==> v24 <==
==> flow/design.v <==
module fifo#(parameter DEPTH = 16,
             parameter WIDTH = 16)(
  	input logic clk,
  	input logic rst,
  	input logic push_i,
    input logic [WIDTH-1:0] push_data_i,
  	input logic pop_i,
    output logic [WIDTH-1:0] pop_data_i,
    output logic fifo_full,
    output logic fifo_empty);
  localparam addr_bits = $clog2(DEPTH);
  localparam PUSH_ONLY = 2'b10;
  localparam POP_ONLY = 2'b01;
  localparam PUSH_AND_POP = 2'b11;
  logic [DEPTH-1:0][WIDTH-1:0] mem_queue;
  logic [addr_bits:0] rd_ptr, wr_ptr, nxt_rd_ptr, nxt_wr_ptr;
  logic [addr_bits:0] max_index_ptr, min_index_ptr;
  assign max_index_ptr = {1'b1,{addr_bits{1'b0}}};
  assign min_index_ptr = {addr_bits+1{1'b0}};
  assign fifo_full = (rd_ptr[addr_bits] != wr_ptr[addr_bits] ) && (rd_ptr[addr_bits-1:0] == wr_ptr[addr_bits-1:0] );
  assign fifo_empty = (rd_ptr == wr_ptr);
  assign nxt_rd_ptr = rd_ptr + {{addr_bits{1'b0}},1'b1};
  assign nxt_wr_ptr = wr_ptr + {{addr_bits{1'b0}},1'b1};
  always@(posedge clk) begin
    if (rst) begin
      rd_ptr <= {addr_bits+1{1'b0}};
      wr_ptr <= {addr_bits+1{1'b0}};
    end
    else begin
      case({push_i,pop_i})
        PUSH_ONLY: begin
          mem_queue[wr_ptr[addr_bits-1:0]] <= push_data_i;          
		  wr_ptr <= nxt_wr_ptr;
        end
        POP_ONLY: begin 
          pop_data_i <= mem_queue[rd_ptr[addr_bits-1:0]];
          rd_ptr <= nxt_rd_ptr;
        end
        PUSH_AND_POP: begin
          mem_queue[wr_ptr[addr_bits-1:0]] <= push_data_i;
          pop_data_i <= mem_queue[rd_ptr[addr_bits-1:0]];
          wr_ptr <= nxt_wr_ptr;
          rd_ptr <= nxt_rd_ptr;
        end
      endcase
    end
  end
endmodule
==> flow/run.sh <==
#!/bin/bash
# the make line also repeats each setting of config.mk as NAME=value (left out here)
make -C /OpenROAD-flow-scripts/flow DESIGN_CONFIG=/design/flow/config.mk WORK_HOME=/design/flow/orfs CLKGATE_MAP_FILE= finish
==> flow/config.mk <==
export PLATFORM = sky130hd
export DESIGN_NAME = fifo
export DESIGN_NICKNAME = fifo
export VERILOG_FILES = /design/flow/design.v
export SDC_FILE = /design/flow/constraint.sdc
export NUM_CORES = 4
export LEC_CHECK = 0
export CAP_MARGIN = 5
export CELL_PAD_IN_SITES_DETAIL_PLACEMENT = 1
export CELL_PAD_IN_SITES_GLOBAL_PLACEMENT = 1
export CORE_MARGIN = 7
export CORE_UTILIZATION = 65
export GPL_ROUTABILITY_DRIVEN = 0
export GPL_TIMING_DRIVEN = 0
export HOLD_SLACK_MARGIN = 0.16
export MIN_ROUTING_LAYER = met1
export PLACE_DENSITY = 0.93
export SLEW_MARGIN = 20
export TNS_END_PERCENT = 70
==> flow/constraint.sdc <==
create_clock -name core_clock -period 3.62 [get_ports {clk}]
set_input_delay 0.7240 -clock core_clock [delete_from_list [all_inputs] [get_ports {clk}]]
set_output_delay 0.7240 -clock core_clock [all_outputs]
set_load 0.01 [all_outputs]
==> v33: changes against v24 <==
==> flow/config.mk (replaced) <==
export PLATFORM = sky130hd
export DESIGN_NAME = fifo
export DESIGN_NICKNAME = fifo
export VERILOG_FILES = /design/flow/design.v
export SDC_FILE = /design/flow/constraint.sdc
export NUM_CORES = 4
export LEC_CHECK = 0
export CAP_MARGIN = 20
export CORE_MARGIN = 2
export CORE_UTILIZATION = 62
export CTS_CLUSTER_DIAMETER = 292
export PLACE_DENSITY = 0.36
export SLEW_MARGIN = 20
==> flow/constraint.sdc (replaced) <==
create_clock -name core_clock -period 3.51 [get_ports {clk}]
set_input_delay 0.7020 -clock core_clock [delete_from_list [all_inputs] [get_ports {clk}]]
set_output_delay 0.7020 -clock core_clock [all_outputs]
set_load 0.01 [all_outputs]
==> v1: changes against v24 <==
==> flow/config.mk (replaced) <==
export PLATFORM = sky130hd
export DESIGN_NAME = fifo
export DESIGN_NICKNAME = fifo
export VERILOG_FILES = /design/flow/design.v
export SDC_FILE = /design/flow/constraint.sdc
export NUM_CORES = 4
export LEC_CHECK = 0
export CAP_MARGIN = 20
export CELL_PAD_IN_SITES_GLOBAL_PLACEMENT = 0
export CORE_MARGIN = 2
export CORE_UTILIZATION = 72
export CTS_CLUSTER_SIZE = 33
export GPL_ROUTABILITY_DRIVEN = 0
export GPL_TIMING_DRIVEN = 1
export HOLD_SLACK_MARGIN = 0.16
export MIN_ROUTING_LAYER = met1
export PLACE_DENSITY = 0.39
export SETUP_SLACK_MARGIN = 0.57
export SLEW_MARGIN = 20
==> flow/constraint.sdc (replaced) <==
create_clock -name core_clock -period 1.98 [get_ports {clk}]
set_input_delay 0.3960 -clock core_clock [delete_from_list [all_inputs] [get_ports {clk}]]
set_output_delay 0.3960 -clock core_clock [all_outputs]
set_load 0.01 [all_outputs]
==> comparison <==
v1 completed, yet does not pass: setup timing. v33 ran to the end with no violations. v24 produced a clean layout. Non-clock buffer count: v33 < v24 < v1. Between v24 and v1, the lower critical path depth is in v24 (gap 3). In synthesized area, v24 and v1 do not differ. The highest hold slack belongs to v1, the lowest to v24. Clock-buffer cell count, highest first: v33, v24, v1. Power: v1 > v33 > v24.
==> figures <==
item	v33	v24	v1
Routed metal-1 wire length	12.8 mm	15.3 mm	15.1 mm
Result of the run	finished clean	finished clean	failed layout checks
Layout check failures	-	-	setup timing
Total of cells resized after clock tree synthesis	0	3	67
Data arrival time at the worst-slack endpoint	3.32 ns	2.85 ns	2.66 ns
Pre-placement core utilization	0.626	0.666	0.727
Net switching fraction of the power	0.221	0.250	0.242
Areal power density over the cells	499 nW/um^2	483 nW/um^2	848 nW/um^2
Critical Path Max Stage Delay	0.67 ns	0.75 ns	0.40 ns
R2R Setup Slk	0.50 ns	0.30 ns	-0.39 ns
Fraction of cell area in non-clock buffers	0.0405	0.0627	0.122
Setup WS pre-CTS	0.534 ns	0.429 ns	-0.364 ns
Non-clk bufs	62	115	171
GR Util met3	0.0406	0.0575	0.0770
Power is estimated from default activity; no workload was simulated.
